==> inputs of run a <==
==> flow/design.v <==
module uart_tx #(
    parameter BAUD_DIV = 434
) (
    input logic clk,
    input logic rst_n,
    input logic tx_start,
    input logic [7:0] data_in,
    output logic tx_busy,
    output logic tx
);
    logic [9:0] tx_shift;   
    logic [3:0] bit_count;
    logic [11:0] baud_counter;
    logic tx_active;
    always_ff @(posedge clk or negedge rst_n) begin
        if (!rst_n) begin
            tx_active <= 0;
            baud_counter <= 0;
            tx_busy <= 0;
            tx <= 1;   
        end else begin
            if (tx_start && !tx_active) begin
                tx_active <= 1;
                tx_shift <= {1'b1, data_in, 1'b0};   
                baud_counter <= BAUD_DIV;
                bit_count <= 0;
                tx_busy <= 1;
            end else if (tx_active) begin
                if (baud_counter == 0) begin
                    baud_counter <= BAUD_DIV;
                    tx <= tx_shift[0];   
                    tx_shift <= {1'b1, tx_shift[9:1]};   
                    bit_count <= bit_count + 1;
                    if (bit_count == 9) begin   
                        tx_active <= 0;
                        tx_busy <= 0;
                    end
                end else begin
                    baud_counter <= baud_counter - 1;
                end
            end
        end
    end
endmodule
module uart_rx #(
    parameter BAUD_DIV = 434   
) (
    input logic clk,
    input logic rst_n,
    input logic rx,
    output logic [7:0] data_out,
    output logic data_valid,
	 	output logic [7:0] leds
);
    logic [11:0] baud_counter;
    logic [3:0] bit_count;
    logic [7:0] rx_shift;
    logic rx_active;
    always_ff @(posedge clk or negedge rst_n) begin
        if (!rst_n) begin
            baud_counter <= 0;
            bit_count <= 0;
            rx_active <= 0;
            data_valid <= 0;
            rx_shift <= 8'b0;   
        end else begin
            if (!rx_active && !rx) begin
                rx_active <= 1;
                baud_counter <= BAUD_DIV / 2;
                bit_count <= 0;
                rx_shift <= 8'b0;   
            end else if (rx_active) begin
                if (baud_counter == 0) begin
                    baud_counter <= BAUD_DIV;
                    if (bit_count < 9) begin
                        rx_shift <= {rx, rx_shift[7:1]};   
                        bit_count <= bit_count + 1;
                    end else begin
                        rx_active <= 0;
                        data_out <= rx_shift;  
								leds <= rx_shift;
                        data_valid <= 1;
                    end
                end else begin
                    baud_counter <= baud_counter - 1;
                end
            end else begin
                data_valid <= 0;
            end
        end
    end
endmodule
module uart_edge_detection (
    input logic clk,           
    input logic rst_n,         
    input logic uart_rx,       
    output logic uart_tx,      
    output logic led_rx,       
    output logic led_tx,       
    output logic data_ready    
);
    parameter CLOCK_FREQ = 50000000;    
    parameter BAUD_RATE  = 115200;
    parameter BAUD_DIV   = CLOCK_FREQ / BAUD_RATE;
    parameter THRESHOLD  = 4;           
    logic [7:0] rx_data;
    logic rx_done;
    logic [7:0] processed_data;
    logic tx_start;
    logic tx_busy;
    logic [7:0] image_data [0:63];     
    logic [7:0] conv_result [0:35];    
    logic [5:0] rx_counter;            
    logic [5:0] tx_counter;            
    typedef enum logic [1:0] {IDLE, RECEIVE, PROCESS, SEND} state_t;
    state_t state, next_state;
    uart_rx #(
        .BAUD_DIV(BAUD_DIV)
    ) uart_receiver (
        .clk(clk),
        .rst_n(rst_n),
        .rx(uart_rx),
        .data_out(rx_data),
        .data_valid(rx_done)
    );
    uart_tx #(
        .BAUD_DIV(BAUD_DIV)
    ) uart_transmitter (
        .clk(clk),
        .rst_n(rst_n),
        .tx_start(tx_start),
        .data_in(processed_data),
        .tx_busy(tx_busy),
        .tx(uart_tx)
    );
    always_ff @(posedge clk or negedge rst_n) begin
        if (!rst_n)
            state <= IDLE;
        else
            state <= next_state;
    end
    always_comb begin
        case (state)
            IDLE:      next_state = (rx_done) ? RECEIVE : IDLE;
            RECEIVE:   next_state = (rx_counter == 6'd63 && rx_done) ? PROCESS : RECEIVE;
            PROCESS:   next_state = SEND;
            SEND:      next_state = (tx_counter == 6'd36 && !tx_busy) ? IDLE : SEND;
            default:   next_state = IDLE;
        endcase
    end
    always_ff @(posedge clk or negedge rst_n) begin
        if (!rst_n) begin
            rx_counter <= 6'd0;
        end else if ((state == IDLE || state == RECEIVE) && rx_done) begin
            image_data[rx_counter] <= rx_data;
            rx_counter <= rx_counter + 1;
        end else if (state == IDLE) begin
            rx_counter <= 6'd0;
        end
    end
    integer i, j, k, l;
    reg [3:0] sum;
    always_ff @(posedge clk or negedge rst_n) begin
        if (!rst_n) begin
            for (i = 0; i < 36; i = i + 1)
                conv_result[i] <= 8'd0;
        end else if (state == PROCESS) begin
            for (i = 0; i < 6; i = i + 1) begin
                for (j = 0; j < 6; j = j + 1) begin
                    sum = 0;
                    for (k = 0; k < 3; k = k + 1) begin
                        for (l = 0; l < 3; l = l + 1) begin
                            sum = sum + image_data[(i + k) * 8 + (j + l)][0];
                        end
                    end
                    conv_result[i * 6 + j] <= (sum >= THRESHOLD) ? 8'b1 : 8'b0;
                end
            end
        end
    end
    always_ff @(posedge clk or negedge rst_n) begin
        if (!rst_n) begin
            tx_counter <= 6'd0;
            tx_start <= 1'b0;
            processed_data <= 8'd0;
        end else if (state == SEND) begin
            if (!tx_busy && !tx_start) begin
                tx_start <= 1'b1;
                processed_data <= conv_result[tx_counter];
                tx_counter <= tx_counter + 1;
            end else if (tx_start && tx_busy) begin
                tx_start <= 1'b0;
            end
        end else begin
            tx_counter <= 6'd0;
            tx_start <= 1'b0;
        end
    end
    always_ff @(posedge clk or negedge rst_n) begin
        if (!rst_n) begin
            led_rx <= 1'b0;
            led_tx <= 1'b0;
            data_ready <= 1'b0;
        end else begin
            led_rx <= (state == RECEIVE) ? rx_done : 1'b0;
            led_tx <= (state == SEND) ? ~tx_busy : 1'b0;
            data_ready <= (state == SEND);  
        end
    end
endmodule
==> flow/run.sh <==
#!/bin/bash
# the make line also repeats each setting of config.mk as NAME=value (left out here)
make -C /OpenROAD-flow-scripts/flow DESIGN_CONFIG=/design/flow/config.mk WORK_HOME=/design/flow/orfs CLKGATE_MAP_FILE= finish
==> flow/config.mk <==
export PLATFORM = sky130hd
export DESIGN_NAME = uart_edge_detection
export DESIGN_NICKNAME = uart_edge_detection
export VERILOG_FILES = /design/flow/design.v
export SDC_FILE = /design/flow/constraint.sdc
export NUM_CORES = 4
export LEC_CHECK = 0
export ABC_AREA = 1
export CAP_MARGIN = 35
export CELL_PAD_IN_SITES_DETAIL_PLACEMENT = 1
export CELL_PAD_IN_SITES_GLOBAL_PLACEMENT = 0
export CORE_MARGIN = 7
export CORE_UTILIZATION = 21
export CTS_CLUSTER_DIAMETER = 240
export HOLD_SLACK_MARGIN = 0.11
export PLACE_DENSITY = 0.89
export SETUP_SLACK_MARGIN = 0.75
export SLEW_MARGIN = 20
export TNS_END_PERCENT = 20
==> flow/constraint.sdc <==
create_clock -name core_clock -period 7.47 [get_ports {clk}]
set_input_delay 1.4940 -clock core_clock [delete_from_list [all_inputs] [get_ports {clk}]]
set_output_delay 1.4940 -clock core_clock [all_outputs]
set_load 0.01 [all_outputs]
==> inputs of run b, as changes to run a <==
ABC_AREA = not set   (was 1)
CELL_PAD_IN_SITES_DETAIL_PLACEMENT = 0   (was 1)
CORE_MARGIN = 2   (was 7)
CORE_UTILIZATION = 72   (was 21)
HOLD_SLACK_MARGIN = not set   (was 0.11)
PLACE_DENSITY = not set   (was 0.89)
PLACE_DENSITY_LB_ADDON = 0.0   (was not set)
SETUP_SLACK_MARGIN = 0.45   (was 0.75)
SLEW_MARGIN = 40   (was 20)
TNS_END_PERCENT = not set   (was 20)
==> flow/constraint.sdc (replaced) <==
create_clock -name core_clock -period 3.19 [get_ports {clk}]
set_input_delay 0.6380 -clock core_clock [delete_from_list [all_inputs] [get_ports {clk}]]
set_output_delay 0.6380 -clock core_clock [all_outputs]
set_load 0.01 [all_outputs]
==> Changelog: implementation <==
### Implementation results

- Fp util: approximately three quarters
- Routed met1 length: roughly 12,000 um
- Global Route met2 Usage: between 50% and 60%
- Seq/total area: 32.8%
- Post-Synth Simple-Gate Area: a little under an eighth
- Total number of vias: ~9,400
- Cycle use final: 96.3%
- Ys cells: 1,220
- Final setup skew: 0.00976 ns
- Syn_area_per_cell: ~10 um2
- Status: finished clean
- R2R Path End: conv_result[16][0]$_DFFE_PN0P_
- Combinational share of cell area: roughly half
- Data buffer area share: just under 7%
- Logic area: between 7000 and 8000 um2
- Place WS: between 0.1 and 0.15 ns
- Die ar.: around 19,000 um2
- Met2 WL post-DR: ~16,000 um
the above is filed under run b

==> Changelog: implementation <==
### Implementation results

- Routed met1 length: approximately 14,000 um
- Ys cells: ~1,300
- Total number of vias: approximately 9,600
- Status: finished clean
- Post-Synth Simple-Gate Area: 12.9%
- Syn_area_per_cell: ~9.7 um2
- Most common cell in the synthesized netlist: inv_1
- Cycle use final: between 40% and 50%
- Fp util: a little over a fifth
- R2R Path End: conv_result[11][0]$_DFFE_PN0P_
- Logic area: ~6700 um2
- Die ar.: around 68,000 um2
- Global Route met2 Usage: 20.4%
- R2R setup slack: 3.81 ns
- Final setup skew: between 0.01 and 0.015 ns
- Seq/total area: roughly a third
- CP Cell Sequence: inv_1, fa_1, fa_1, fa_1, inv_1, ha_1, a21o_1, a211oi_1, o21ai_0
- Data buffer area share: between 1 and 1.5%
- Place WS: ~3.8 ns
the above is filed under run a

